violet:
==> flow/design.v <==
`timescale 1ns / 1ps
module fir_7_7(
    input clk,
    input rst,
    input [7:0] weight_data,
    input [2:0] weight_idx,
    input weight_valid,
    output weight_ready,
    input [7:0] input_data,
    input input_valid,
    output input_ready,
    output [15:0] output_data,
    input output_ready,
    output output_valid 
    );
    reg i_ready;
    reg w_ready;
    assign input_ready = i_ready;
    assign weight_ready = w_ready;
    wire [15:0] products [6:0];
    wire [15:0] sums [ 5:0];
    reg [7:0] inputs [6:0];
    reg [7:0] weights [6:0];
    reg [15:0] result;
    assign output_data = result;
    reg output_valid_delay;
    reg output_valid_r;
    assign output_valid = output_valid_r;
    always@(posedge clk)
    begin
        if(input_valid & input_ready)
            output_valid_delay <= 1;
        else
            output_valid_delay <= 0;
        output_valid_r <= output_valid_delay;
    end
    always@(posedge clk)
    begin
        if(rst)
        begin
            inputs[0] <= 0;
            inputs[1] <= 0;
            inputs[2] <= 0;
            inputs[3] <= 0;
            inputs[4] <= 0;
            inputs[5] <= 0;
            inputs[6] <= 0;
            weights[0] <= 0;
            weights[1] <= 0;
            weights[2] <= 0;
            weights[3] <= 0;
            weights[4] <= 0;
            weights[5] <= 0;
            weights[6] <= 0;
            result <= 0;
            i_ready <= 0;
            w_ready <= 0;
        end else begin
            i_ready <= 1;
            w_ready <= 1;
            if(weight_ready & weight_valid)begin
                weights[weight_idx] <= weight_data;
            end
            if(input_valid & input_ready)begin
                inputs[0] <= input_data;
                inputs[1] <= inputs[0];
                inputs[2] <= inputs[1];
                inputs[3] <= inputs[2];
                inputs[4] <= inputs[3];
                inputs[5] <= inputs[4];
                inputs[6] <= inputs[5];
            end
            if(output_valid & output_ready)begin
                result <= sums[5];
            end
        end
    end
    multiplier m0(inputs[0], weights[0], products[0]);
    multiplier m1(inputs[1], weights[1], products[1]);
    multiplier m2(inputs[2], weights[2], products[2]);
    multiplier m3(inputs[3], weights[3], products[3]);
    multiplier m4(inputs[4], weights[4], products[4]);
    multiplier m5(inputs[5], weights[5], products[5]);
    multiplier m6(inputs[6], weights[6], products[6]);
    adder a0(products[0], products[1], sums[0]);
    adder a1(products[2], products[3], sums[1]);
    adder a2(products[4], products[5], sums[2]);
    adder a3(products[6], sums[0], sums[3]);
    adder a4(sums[1], sums[2], sums[4]);
    adder a5(sums[3], sums[4], sums[5]);
endmodule
module adder(
    input [15:0] addend1,
    input [15:0] addend2,
    output [15:0] sum
    );
    assign sum = addend1 + addend2;
endmodule
module multiplier(
    input [7:0] weight_data,
    input [7:0] input_data,
    output [15:0] product
    );
    assign product = weight_data * input_data;
endmodule
export LEC_CHECK = 0
export ABC_AREA = 0
export CAP_MARGIN = 20
export CELL_PAD_IN_SITES_DETAIL_PLACEMENT = 2
export CORE_ASPECT_RATIO = 1.25
export CORE_MARGIN = 2
export CORE_UTILIZATION = 45
export GPL_ROUTABILITY_DRIVEN = 1
export MAX_ROUTING_LAYER = met5
export PLACE_DENSITY_LB_ADDON = 0.05
export SETUP_SLACK_MARGIN = -0.12
export SLEW_MARGIN = 20
export TNS_END_PERCENT = 75
create_clock -name core_clock -period 10.6 [get_ports {clk}]
run.sh (not shown) runs the stock make flow with config.mk's settings and CLKGATE_MAP_FILE=.
Changes in cedar relative to violet:
Settings: changing CORE_UTILIZATION from 45 to 70; removing TNS_END_PERCENT (formerly 75); removing GPL_ROUTABILITY_DRIVEN (formerly 1); setting HOLD_SLACK_MARGIN to -0.08 for the first time; removing CELL_PAD_IN_SITES_DETAIL_PLACEMENT (formerly 2); removing SETUP_SLACK_MARGIN (formerly -0.12); removing CORE_ASPECT_RATIO (formerly 1.25); removing MAX_ROUTING_LAYER (formerly met5); removing PLACE_DENSITY_LB_ADDON (formerly 0.05); removing ABC_AREA (formerly 0); changing the clock period (ns, I/O delays scaled along) from 10.6 to 6.51.
Results
- [cedar] flow finished | final checks: failed | reasons: negative setup slack
- Power in sequential cells on cedar is up relative to violet.
- Diff cedar and violet: maximum vdd drop higher in cedar
- Final area (higher): cedar
- In the tables for cedar and violet, number of cells on the worst reg-to-reg path reads higher with violet.
- Taking violet as the reference, in cedar total power rose about 60%, detail-routed net length per standard cell went down 21%.
- cedar ended up with a higher portion of the clock cycle consumed by the worst path in the final layout than violet did.
- | wire length | lower: cedar |
- cedar vs. violet: DRC violation total after the first TritonRoute iteration rose by 906, setup slack shows a reduction of 3460 ps.

RTL: the design.v shown in full above, as it stands there.
Settings: LEC_CHECK=0, ABC_AREA=1, CAP_MARGIN=20, CORE_MARGIN=2, CORE_UTILIZATION=54, CTS_CLUSTER_DIAMETER=163, CTS_CLUSTER_SIZE=98, SLEW_MARGIN=20; clock period 4.34 ns.
The starting point reached the layout checks and failed them: setup timing.
Change:
Settings changed: ABC_AREA 1 to default, CORE_UTILIZATION 54 to 72, CTS_CLUSTER_DIAMETER 163 to 59, CTS_CLUSTER_SIZE 98 to default.
Clock period 4.34 ns to 5.05 ns, I/O delays scaled along.
Result:
- The changed run finished but fails on setup timing
- final cell count went down by 19%
- maximum frequency went down by about 4.6%
- design area went down by about 6%
- synthesized area went down by about 4.5%
- clock power went down by about 6%
- hold slack degrades by 0.0078 ns
Change:
Settings changed: CORE_UTILIZATION 72 to 29, CTS_CLUSTER_DIAMETER 59 to default.
Clock period 5.05 ns to 7.51 ns, I/O delays scaled along.
Now the flow completed without violations; via count goes down by roughly a tenth; synthesized area does not change; final cell count came out higher by roughly a tenth; routed wire length falls by a little under a tenth; register-to-register slack gains 2.3 ns; setup slack is better by 2.3 ns; first-iteration DRC count drops by well over a third; combinational power went down by well over a third.
Change:
Settings changed: CORE_UTILIZATION 29 to 69.
Clock period 7.51 ns to 9.52 ns, I/O delays scaled along.
Result: The new run finished with timing, DRC and antenna clean; via count is higher by 3.1%; hold slack hardly moves; global-route usage is higher by 22 points; routed wire length is lower by 1.1%; total power is lower by 23%; die size is lower by 57%; setup slack is better by 1.8 ns; area after synthesis stays the same; critical path depth is higher by 3.
Power figures rest on the tool's default switching activity, not on a simulated workload.
